Setup of the reference run:
==> flow/design.v (excerpt) <==
module Cinema(input [17:0]SW, input clk, input rst, output reg [17:0]LEDR , input [3:0]KEY, output [7:0]HEX0,
			  output [7:0]HEX4, output [7:0]HEX5, output [7:0]HEX6, output [7:0]HEX7, output [7:0]HEX1, output [7:0]HEX2, output [7:0]HEX3);
integer filmeEscolhido;  
integer filme;  
integer horarioEscolhido;  
integer horario;  
integer assentoEscolhido;  
reg [17:0] assento11;  
reg [17:0] assento12;  
reg [17:0] assento21;  
reg [17:0] assento22;  
integer valorInserido;  
integer valor;  
integer pago;  
integer quantidadeDeIngresso;  
integer trocoFeito;  
integer troco;  
wire [7:0]F = 4'hF;  
wire [7:0]H = 4'hC;  
reg [7:0]dFilme;  
reg [7:0]dHorario;  
reg [7:0]display1;  
reg [7:0]display2;  
reg [7:0]display3;  
reg [7:0]display4;  
integer bouncing;  
integer bouncing2;  
integer i;  
integer pagoAgora;  
always@(posedge clk) begin
  if (rst) begin  
    filmeEscolhido <= 0; filme <= 0; horarioEscolhido <= 0; horario <= 0; assentoEscolhido <= 0;
    assento11 <= 0; assento12 <= 0; assento21 <= 0; assento22 <= 0;
    valorInserido <= 0; valor <= 0; pago <= 0; quantidadeDeIngresso <= 0; trocoFeito <= 0; troco <= 0;
    dFilme <= 0; dHorario <= 0; display1 <= 0; display2 <= 0; display3 <= 0; display4 <= 0;
    bouncing <= 0; LEDR <= 0;
  end else begin
    if(!filmeEscolhido && bouncing == 0) begin  
		troco = 0;
        if(KEY == 4'b1110) begin  
            filme = 1;  
            filmeEscolhido = 1;  
            dFilme = 4'h1;  
            bouncing = 1;  
        end
        if(KEY == 4'b1101) begin  
            filme = 2;  
            filmeEscolhido = 1;  
            dFilme = 4'h2;  
        end
    end
    if(!horarioEscolhido && filmeEscolhido == 1) begin  
        if(KEY == 4'b1011) begin  
            horario = 1;  
            horarioEscolhido = 1;  
            dHorario = 4'h1;  
            display1 = 4'h1;  
            display2 = 4'h4;  
            display3 = 4'h0;  
            display4 = 4'h0;  
        end
        if(KEY == 4'b0111) begin  
            horario = 2;  
            horarioEscolhido = 1;  
            dHorario = 4'h2;  
  ...
Settings: LEC_CHECK=0, ABC_AREA=1, CAP_MARGIN=10, CORE_ASPECT_RATIO=0.5, CORE_MARGIN=2, CORE_UTILIZATION=72, CTS_CLUSTER_DIAMETER=383, CTS_CLUSTER_SIZE=72, HOLD_SLACK_MARGIN=0.3, SETUP_SLACK_MARGIN=2.59, SLEW_MARGIN=20; clock period 11.0 ns.
run.sh (not shown) runs the stock make flow with config.mk's settings and CLKGATE_MAP_FILE=.
The log for the reference run ends in 5_1_grt with error DPL-0038, so the run never completed.
Modified inputs, the trial run compared to the reference run
# the reference run
export LEC_CHECK = 0
export ABC_AREA = 1
export CAP_MARGIN = 10
export CORE_ASPECT_RATIO = 0.5
export CORE_MARGIN = 2
export CORE_UTILIZATION = 72
export CTS_CLUSTER_DIAMETER = 383
export CTS_CLUSTER_SIZE = 72
export HOLD_SLACK_MARGIN = 0.3
export SETUP_SLACK_MARGIN = 2.59
export SLEW_MARGIN = 20
create_clock -name core_clock -period 11.0 [get_ports {clk}]
# the trial run
export LEC_CHECK = 0
export CAP_MARGIN = 20
export CORE_MARGIN = 2
export CORE_UTILIZATION = 43
export SLEW_MARGIN = 20
create_clock -name core_clock -period 14.2 [get_ports {clk}]
Status the trial run: flow complete, layout not clean - negative setup slack. Diff the reference run -> the trial run: die size up 70%. Synthesized chip area reported by yosys: the trial run higher than the reference run. Count of standard-cell rows (the trial run over the reference run): increase, 90%. Comparing the trial run against the reference run, there is no change at all in synthesis-stage register bit count.


the previous run:
Cinema again, from the RTL that the note above started with.
clock: 15.8 ns
lec_check: 0
cap_margin: 0
cell_pad_in_sites_detail_placement: 2
cell_pad_in_sites_global_placement: 1
core_aspect_ratio: 0.78
core_margin: 2
core_utilization: 40
cts_cluster_diameter: 316
cts_cluster_size: 60
gpl_timing_driven: 0
hold_slack_margin: 0.06
min_routing_layer: met2
slew_margin: 20
Finished, but not clean: the previous run, with capacitance limit, slew limit, setup timing.
[inputs] the current run vs the previous run
==> flow/config.mk <==
export PLATFORM = sky130hd
export DESIGN_NAME = Cinema
export DESIGN_NICKNAME = Cinema
export VERILOG_FILES = /design/flow/design.v
export SDC_FILE = /design/flow/constraint.sdc
export NUM_CORES = 4
export LEC_CHECK = 0
export CAP_MARGIN = 20
export CORE_MARGIN = 2
export CORE_UTILIZATION = 72
export CTS_CLUSTER_DIAMETER = 91
export SETUP_SLACK_MARGIN = -0.8
export SLEW_MARGIN = 20
==> flow/constraint.sdc <==
create_clock -name core_clock -period 14.4 [get_ports {clk}]
set_input_delay 2.8800 -clock core_clock [delete_from_list [all_inputs] [get_ports {clk}]]
set_output_delay 2.8800 -clock core_clock [all_outputs]
set_load 0.01 [all_outputs]
## What came out
- Against the previous run, the current run comes in 17 points lower on global-route usage over all layers.
- Relative to the previous run, number of antenna cells inserted decreased by 5 in the current run.
- met3 as the most congested layer reported by global routing was reported by the previous run, and met2 by the current run.
- The final report for the current run shows a completed flow and a layout that fails verification, specifically setup timing.
- | met2 routing resource usage after global routing | higher: the current run |
- Maximum number of pins on one net before global-route repair came out higher on the current run than on the previous run.


== lagoon ==
Cinema again, from the RTL that the note above started with.
## Cinema
module Cinema(input [17:0]SW, input clk, input rst, output reg [17:0]LEDR , input [3:0]KEY, output [7:0]HEX0,
			  output [7:0]HEX4, output [7:0]HEX5, output [7:0]HEX6, output [7:0]HEX7, output [7:0]HEX1, output [7:0]HEX2, output [7:0]HEX3);
clock: 15.8 ns
lec_check: 0
cap_margin: 0
cell_pad_in_sites_detail_placement: 2
cell_pad_in_sites_global_placement: 1
core_aspect_ratio: 0.78
core_margin: 2
core_utilization: 40
cts_cluster_diameter: 316
cts_cluster_size: 60
gpl_routability_driven: 0
gpl_timing_driven: 0
hold_slack_margin: 0.2
max_routing_layer: met5
min_routing_layer: met2
slew_margin: 20
From the logs: lagoon reached the end of the flow and failed the layout checks with setup timing.
Edits applied to the flow inputs when going from lagoon to harbor:
==> flow/config.mk <==
export PLATFORM = sky130hd
export DESIGN_NAME = Cinema
export DESIGN_NICKNAME = Cinema
export VERILOG_FILES = /design/flow/design.v
export SDC_FILE = /design/flow/constraint.sdc
export NUM_CORES = 4
export LEC_CHECK = 0
export ABC_AREA = 1
export CAP_MARGIN = 20
export CORE_MARGIN = 2
export CORE_UTILIZATION = 62
export CTS_CLUSTER_SIZE = 98
export SLEW_MARGIN = 20
==> flow/constraint.sdc <==
create_clock -name core_clock -period 10.8 [get_ports {clk}]
set_input_delay 2.1600 -clock core_clock [delete_from_list [all_inputs] [get_ports {clk}]]
set_output_delay 2.1600 -clock core_clock [all_outputs]
set_load 0.01 [all_outputs]
### Flow results
Although it ran to completion, harbor produced a layout that fails the final checks because of setup timing. Comparing harbor and lagoon, the higher share of the final layout cell area in sequential cells was measured on harbor. When the final numbers for harbor and lagoon were put side by side, the final sum of negative setup slack turned out to be greater in lagoon. Changes observed in harbor relative to lagoon: clock tree buffer depth saw little to no change, total of buffers placed on input and output ports saw an increase. Going from lagoon to harbor, chip width has decreased, detailed-routed wire length on met2 down 39%. As far as clock slew seen by the registers of the worst setup and hold paths is concerned, lagoon and harbor perform about the same. Of harbor and lagoon, the lower share of synthesized area spent on multiplexers belongs to harbor. From lagoon to harbor the numbers moved as follows: worst setup slack saw a decrease; total area of multi-input combinational cells fell 9.9%.
Changes in quartz relative to harbor:
--- a/flow/config.mk
+++ b/flow/config.mk
@@ -8 +7,0 @@
-export ABC_AREA = 1
@@ -11 +10,2 @@
-export CORE_UTILIZATION = 62
+export CORE_UTILIZATION = 61
+export CTS_CLUSTER_DIAMETER = 324
==> flow/constraint.sdc <==
create_clock -name core_clock -period 14.2 [get_ports {clk}]
set_input_delay 2.8400 -clock core_clock [delete_from_list [all_inputs] [get_ports {clk}]]
set_output_delay 2.8400 -clock core_clock [all_outputs]
set_load 0.01 [all_outputs]
Findings:
- The core of quartz is less densely filled than that of harbor.
- Sequential cell area share (lower): quartz
- Re row count: quartz is 1.6% up on harbor.
- Post-detailed-routing wire length (harbor / quartz): 0.945
- quartz ran in full, but the layout does not pass; the checks complain about setup timing.
- Looking only at maximum fanout encountered on the critical timing path, and setting everything else aside, the lower value of quartz and harbor goes to quartz.
Relative to quartz, the following input files were edited for amber:
--- a/flow/config.mk
+++ b/flow/config.mk
@@ -9,4 +9,3 @@
-export CORE_MARGIN = 2
-export CORE_UTILIZATION = 61
-export CTS_CLUSTER_DIAMETER = 324
-export CTS_CLUSTER_SIZE = 98
+export CORE_MARGIN = 6
+export CORE_UTILIZATION = 40
+export PLACE_DENSITY_LB_ADDON = 0.06
==> flow/constraint.sdc <==
create_clock -name core_clock -period 20.0 [get_ports {clk}]
set_input_delay 4.0000 -clock core_clock [delete_from_list [all_inputs] [get_ports {clk}]]
set_output_delay 4.0000 -clock core_clock [all_outputs]
set_load 0.01 [all_outputs]
Findings:
- Compared with quartz, amber shows a lower core utilization at floorplan.
- Comparing amber and quartz, the higher final core area utilization is on quartz.
- quartz → amber: via count of the first global-routing pass dropped 8.9%; register-to-register slack climbed 5.21 ns.
- Between amber and quartz, the difference in clock skew is negligible.
- [compare] base=quartz new=amber: share of the cycle needed by the critical path after routing shows a reduction of 14 points, wire length on met3 shows a reduction of 46%.
- amber finished all stages; the layout is clean.
- Every stage of quartz finished as expected; the final checks, on the other hand, flagged setup timing, which means the layout fails.
- Top routing layer in use: met4 -> quartz, met5 -> amber
Relative to amber, the following input files were edited for maple:
--- a/flow/config.mk
+++ b/flow/config.mk
@@ -7,0 +8 @@
+export ABC_AREA = 1
@@ -9,3 +10,6 @@
-export CORE_MARGIN = 6
-export CORE_UTILIZATION = 40
-export PLACE_DENSITY_LB_ADDON = 0.06
+export CORE_MARGIN = 2
+export CORE_UTILIZATION = 57
+export CTS_CLUSTER_DIAMETER = 326
+export CTS_CLUSTER_SIZE = 100
+export HOLD_SLACK_MARGIN = 0.27
+export PLACE_DENSITY = 0.89
@@ -12,0 +17 @@
+export TNS_END_PERCENT = 10
Notes after the runs:
- maple was carried through to the last stage, and its layout satisfied the timing, design-rule and antenna checks.
- maple ended with more register-to-register slack than amber.
- Measured against amber, the estimated wirelength of the detail-placed design of maple comes out at 0.926 times the reference value.
- Compared to amber, maple has non-clock inverter total of the final layout 110% higher.
The inputs of raven differ from those of maple as listed below.
--- a/flow/config.mk
+++ b/flow/config.mk
@@ -11,5 +11,3 @@
-export CORE_UTILIZATION = 57
-export CTS_CLUSTER_DIAMETER = 326
-export CTS_CLUSTER_SIZE = 100
-export HOLD_SLACK_MARGIN = 0.27
-export PLACE_DENSITY = 0.89
+export CORE_UTILIZATION = 72
+export CTS_CLUSTER_DIAMETER = 170
+export CTS_CLUSTER_SIZE = 98
@@ -17 +14,0 @@
-export TNS_END_PERCENT = 10
==> flow/constraint.sdc <==
create_clock -name core_clock -period 13.0 [get_ports {clk}]
set_input_delay 2.6000 -clock core_clock [delete_from_list [all_inputs] [get_ports {clk}]]
set_output_delay 2.6000 -clock core_clock [all_outputs]
set_load 0.01 [all_outputs]
Results
maple did not stop at any stage, and its layout met the timing, design-rule and antenna checks. As the logs show, raven stopped at 5_1_grt after a tool error, so it never reached the end of the flow. | post-CTS resize count | lower: maple |. Comparing raven and maple, the lower setup fix buffers added after clock tree synthesis is on maple. What raven reported for floorplan die area has to be multiplied by 1.3 to get the figure for maple. Taking maple over raven, the HPWL reported at the end of detailed placement ratio works out to 0.925.


v9:
Starting RTL as in the previous note.
## Cinema
module Cinema(input [17:0]SW, input clk, input rst, output reg [17:0]LEDR , input [3:0]KEY, output [7:0]HEX0,
			  output [7:0]HEX4, output [7:0]HEX5, output [7:0]HEX6, output [7:0]HEX7, output [7:0]HEX1, output [7:0]HEX2, output [7:0]HEX3);
Settings: LEC_CHECK=0, ABC_AREA=1, CAP_MARGIN=0, CELL_PAD_IN_SITES_GLOBAL_PLACEMENT=1, CORE_MARGIN=7, CORE_UTILIZATION=26, CTS_CLUSTER_DIAMETER=247, CTS_CLUSTER_SIZE=98, MAX_ROUTING_LAYER=met5, PLACE_DENSITY=0.9, SLEW_MARGIN=20, TNS_END_PERCENT=80; clock period 19.9 ns.
Changes in v30 relative to v9:
# v9
export LEC_CHECK = 0
export ABC_AREA = 1
export CAP_MARGIN = 0
export CELL_PAD_IN_SITES_GLOBAL_PLACEMENT = 1
export CORE_MARGIN = 7
export CORE_UTILIZATION = 26
export CTS_CLUSTER_DIAMETER = 247
export CTS_CLUSTER_SIZE = 98
export MAX_ROUTING_LAYER = met5
export PLACE_DENSITY = 0.9
export SLEW_MARGIN = 20
export TNS_END_PERCENT = 80
create_clock -name core_clock -period 19.9 [get_ports {clk}]
# v30
export LEC_CHECK = 0
export ABC_AREA = 0
export CAP_MARGIN = 0
export CELL_PAD_IN_SITES_GLOBAL_PLACEMENT = 0
export CORE_MARGIN = 2
export CORE_UTILIZATION = 72
export MAX_ROUTING_LAYER = met5
export PLACE_DENSITY_LB_ADDON = 0.01
export SLEW_MARGIN = 20
export TNS_END_PERCENT = 80
create_clock -name core_clock -period 15.7 [get_ports {clk}]
Findings:
- In v30 the non-clock buffer count turned out 170% higher than in v9.
- Diff v9 and v30: overall routing resource usage higher in v30
- [v30 vs v9] synthesis-to-layout area growth: higher in v30
- Status v30: flow complete, layout not clean - setup timing
- Unique cell type count in the Yosys netlist (v30 vs. v9) increases by more than half
- Yosys chip area, v9 and v30: smaller value in v9
## Diff of input files: v54 against v30
# v30
export LEC_CHECK = 0
export ABC_AREA = 0
export CAP_MARGIN = 0
export CELL_PAD_IN_SITES_GLOBAL_PLACEMENT = 0
export CORE_MARGIN = 2
export CORE_UTILIZATION = 72
export MAX_ROUTING_LAYER = met5
export PLACE_DENSITY_LB_ADDON = 0.01
export SLEW_MARGIN = 20
export TNS_END_PERCENT = 80
create_clock -name core_clock -period 15.7 [get_ports {clk}]
# v54
export LEC_CHECK = 0
export ABC_AREA = 0
export CAP_MARGIN = 0
export CELL_PAD_IN_SITES_GLOBAL_PLACEMENT = 0
export CORE_MARGIN = 2
export CORE_UTILIZATION = 72
export CTS_CLUSTER_DIAMETER = 32
export CTS_CLUSTER_SIZE = 33
export MAX_ROUTING_LAYER = met5
export PLACE_DENSITY = 0.4
export SLEW_MARGIN = 20
export TNS_END_PERCENT = 80
create_clock -name core_clock -period 10.1 [get_ports {clk}]
- | global-route wire length before repair | higher: v54 |
- Cmp v54 vs v30: wire length higher in v54
- Relative to v30, setup slack has decreased by 5.06 ns in v54.
- [v54] flow finished | final checks: failed | reasons: setup timing
- Relative to v30, non-filler instance count after layout has increased by 80 in v54.
- Looking at hold slack, v54 sits 0.011 ns higher than v30 does.
Setup changes, v54 to v22
# v54
export LEC_CHECK = 0
export ABC_AREA = 0
export CAP_MARGIN = 0
export CELL_PAD_IN_SITES_GLOBAL_PLACEMENT = 0
export CORE_MARGIN = 2
export CORE_UTILIZATION = 72
export CTS_CLUSTER_DIAMETER = 32
export CTS_CLUSTER_SIZE = 33
export MAX_ROUTING_LAYER = met5
export PLACE_DENSITY = 0.4
export SLEW_MARGIN = 20
export TNS_END_PERCENT = 80
create_clock -name core_clock -period 10.1 [get_ports {clk}]
# v22
export LEC_CHECK = 0
export CAP_MARGIN = 20
export CORE_MARGIN = 2
export CORE_UTILIZATION = 72
export PLACE_DENSITY_LB_ADDON = 0.01
export SLEW_MARGIN = 20
create_clock -name core_clock -period 14.3 [get_ports {clk}]
Results
- As for a clean layout from v22 and v54, there is none.
- STATUS run=v54 STAGES=ALL_DONE FINAL_CHECKS=FAILED CAUSE=setup timing
- Ran to the end and failed final checks on setup timing: v22.
- v22 vs v54 — count of cells resized by post-cts repair dropped by more than 10%
- Wire length reported by the detailed router: v22 vs v54 down about 3%
- In v22 the wire length of the first global-routing pass turned out 6.0% lower than in v54.
- v22 vs. v54: worst-case headroom to the max-slew limit went up by 1.1 points.
- Compared with v54, in v22 delay of the slowest cell on the worst path saw a decrease, worst slack after detailed placement saw an increase, total instance count after detailed placement saw a decrease.
Edits applied to the flow inputs when going from v22 to v31:
# v22
export LEC_CHECK = 0
export CAP_MARGIN = 20
export CORE_MARGIN = 2
export CORE_UTILIZATION = 72
export PLACE_DENSITY_LB_ADDON = 0.01
export SLEW_MARGIN = 20
create_clock -name core_clock -period 14.3 [get_ports {clk}]
# v31
export LEC_CHECK = 0
export ABC_AREA = 1
export CAP_MARGIN = 20
export CORE_MARGIN = 2
export CORE_UTILIZATION = 72
export CTS_CLUSTER_DIAMETER = 201
export PLACE_DENSITY_LB_ADDON = 0.01
export SLEW_MARGIN = 20
export TNS_END_PERCENT = 5
create_clock -name core_clock -period 14.3 [get_ports {clk}]
Results
v31: GRT-0232 in 5_1_grt -> run aborted
Compared to v22, v31 has yosys synthesis chip area about 2.7% lower.
Of the two candidates, v22 has the worse area of the chip and v31 the better one.
Higher mean area per synthesized cell was reported by v22, not v31.
[v31] multiplexer share of the synthesized area fell 2.2 points relative to v22
Global placer's final weighted congestion in v31 vs v22: down 0.087
v31 improves on v22 in mapped cell area.
